## before
==> flow/design.v <==
`timescale 1ns/10ps
module ELA(clk, rst, ready, in_data, data_rd, req, wen, addr, data_wr, done);
	input				clk;
	input				rst;
	input				ready;
	input		[7:0]	in_data;
	input		[7:0]	data_rd;
	output reg			req;
	output reg			wen;
	output reg	[12:0]	addr;
	output reg	[7:0]	data_wr;
	output reg			done;
localparam IDLE = 3'd0, LOAD = 3'd1, OUT_PINK = 3'd2, OUT_BLUE = 3'd3, FINISH = 3'd4;
reg [2:0] state, next_state;
reg [5:0] count_row;
reg [6:0] count_column;
reg [7:0] U [0:127];	 
reg [7:0] L [0:127];	 
reg [7:0] D1, D2, D3;
integer i;
wire last_col = (count_column == 7'd127);
wire shift_in = (state == LOAD) || (state == OUT_PINK && !last_col);
wire rotate   = (state == OUT_BLUE);
function [7:0] avg;
	input [7:0] a, b;
	reg [8:0] s;
	begin
		s = {1'b0, a} + {1'b0, b};
		avg = s[8:1];
	end
endfunction
function [7:0] absd;
	input [7:0] a, b;
	begin
		absd = (a >= b) ? a - b : b - a;
	end
endfunction
always @(*) begin
	next_state = state;
	case(state)
		IDLE:     if(ready) next_state = LOAD;
		LOAD:     next_state = OUT_PINK;
		OUT_PINK: if(last_col) next_state = (count_row < 6'd2) ? LOAD : OUT_BLUE;
		OUT_BLUE: if(last_col) next_state = (count_row == 6'd32) ? FINISH : LOAD;
		default:  next_state = state;
	endcase
end
always @(posedge clk or posedge rst) begin
	if(rst) begin
		state <= IDLE;
		count_row <= 6'd0;
		count_column <= 7'd0;
	end
	else begin
		state <= next_state;
		if(state == LOAD)
			count_row <= count_row + 6'd1;
		if(state == OUT_PINK || state == OUT_BLUE)
			count_column <= count_column + 7'd1;
		else
			count_column <= 7'd0;
	end
end
always @(posedge clk) begin
	if(shift_in || rotate) begin
		for(i = 0; i < 127; i = i + 1) begin
			U[i] <= U[i + 1];
			L[i] <= L[i + 1];
		end
		U[127] <= rotate ? U[0] : L[0];
		L[127] <= rotate ? L[0] : in_data;
	end
	if(rotate) begin
		D1 <= absd(U[0], L[2]);
		D2 <= absd(U[1], L[1]);
		D3 <= absd(U[2], L[0]);
	end
end
reg [7:0] x, y, a, b, m, blue;
always @(*) begin
	x = U[0];
	y = L[0];
	if((D2 <= D1) && (D2 <= D3)) begin
		a = U[0]; b = L[0];
	end
	else if((D1 <= D2) && (D1 <= D3)) begin
		a = U[127]; b = L[1];
	end
	else begin
		a = U[1]; b = L[127];
	end
	if(count_column == 7'd0 || last_col) begin
		a = U[0]; b = L[0];
	end
	m = avg(a, b);
	if(((x >= m) && (x < y)) || ((x < m) && (x >= y)))
		blue = x;
	else if(((y >= m) && (y < x)) || ((y < m) && (y >= x)))
		blue = y;
	else
		blue = m;
end
always @(*) begin
	req = (state == LOAD);
	wen = (state == OUT_PINK) || (state == OUT_BLUE);
	done = (state == FINISH);
	addr = 13'd0;
	data_wr = 8'd0;
	if(state == OUT_PINK) begin
		addr = {count_row[4:0] - 5'd1, 1'b0, count_column};
		data_wr = L[127];
	end
	else if(state == OUT_BLUE) begin
		addr = {count_row[4:0] - 5'd2, 1'b1, count_column};
		data_wr = blue;
	end
end
endmodule
export LEC_CHECK = 0
export ABC_AREA = 0
export CAP_MARGIN = 20
export CORE_ASPECT_RATIO = 1.78
export CORE_MARGIN = 2
export CORE_UTILIZATION = 70
export CTS_CLUSTER_SIZE = 97
export GPL_ROUTABILITY_DRIVEN = 0
export GPL_TIMING_DRIVEN = 1
export PLACE_DENSITY_LB_ADDON = 0.08
export SETUP_SLACK_MARGIN = 1.35
export SLEW_MARGIN = 20
create_clock -name core_clock -period 4.6 [get_ports {clk}]
run.sh (not shown) runs the stock make flow with config.mk's settings and CLKGATE_MAP_FILE=.
before had finished all stages when the layout checks came back failing, citing setup timing.
What after does differently from before at the input level:
- a deleted PLACE_DENSITY_LB_ADDON that had been 0.08
- a deleted GPL_TIMING_DRIVEN that had been 1
- a change of CORE_UTILIZATION from 70 to 46
- a deleted GPL_ROUTABILITY_DRIVEN that had been 0
- a deleted CORE_ASPECT_RATIO that had been 1.78
- a change of SETUP_SLACK_MARGIN from 1.35 to 1.07
- a deleted ABC_AREA that had been 0
- a deleted CTS_CLUSTER_SIZE that had been 97
- a change of the clock period (ns, I/O delays scaled along) from 4.6 to 4.17
Findings:
From the logs: after reached the end of the flow and failed the layout checks with setup timing.
Final total negative setup slack for after is lower than for before.
after vs before: sequential share of power down
Between after and before, it is after whose switching component of the power is higher, by 0.80 mW.
The count of multi-input gates of after and that of before are within noise of each other.
In terms of area share of and-or/or-and cells after synthesis, after and before differ only marginally.
Re first-pass GRT wire length: before was higher than after.
Where routed wire length is concerned, before is outperformed by after.
Looking at fraction of the cycle the final worst path needs, after sits 8.5 points higher than before does.
Number of buffers on the longest clock path came out exactly the same in before and after.
On combined global-route utilization of all metal layers: between before and after, it ends up lower for after.
Power and IR drop assume default switching activity.
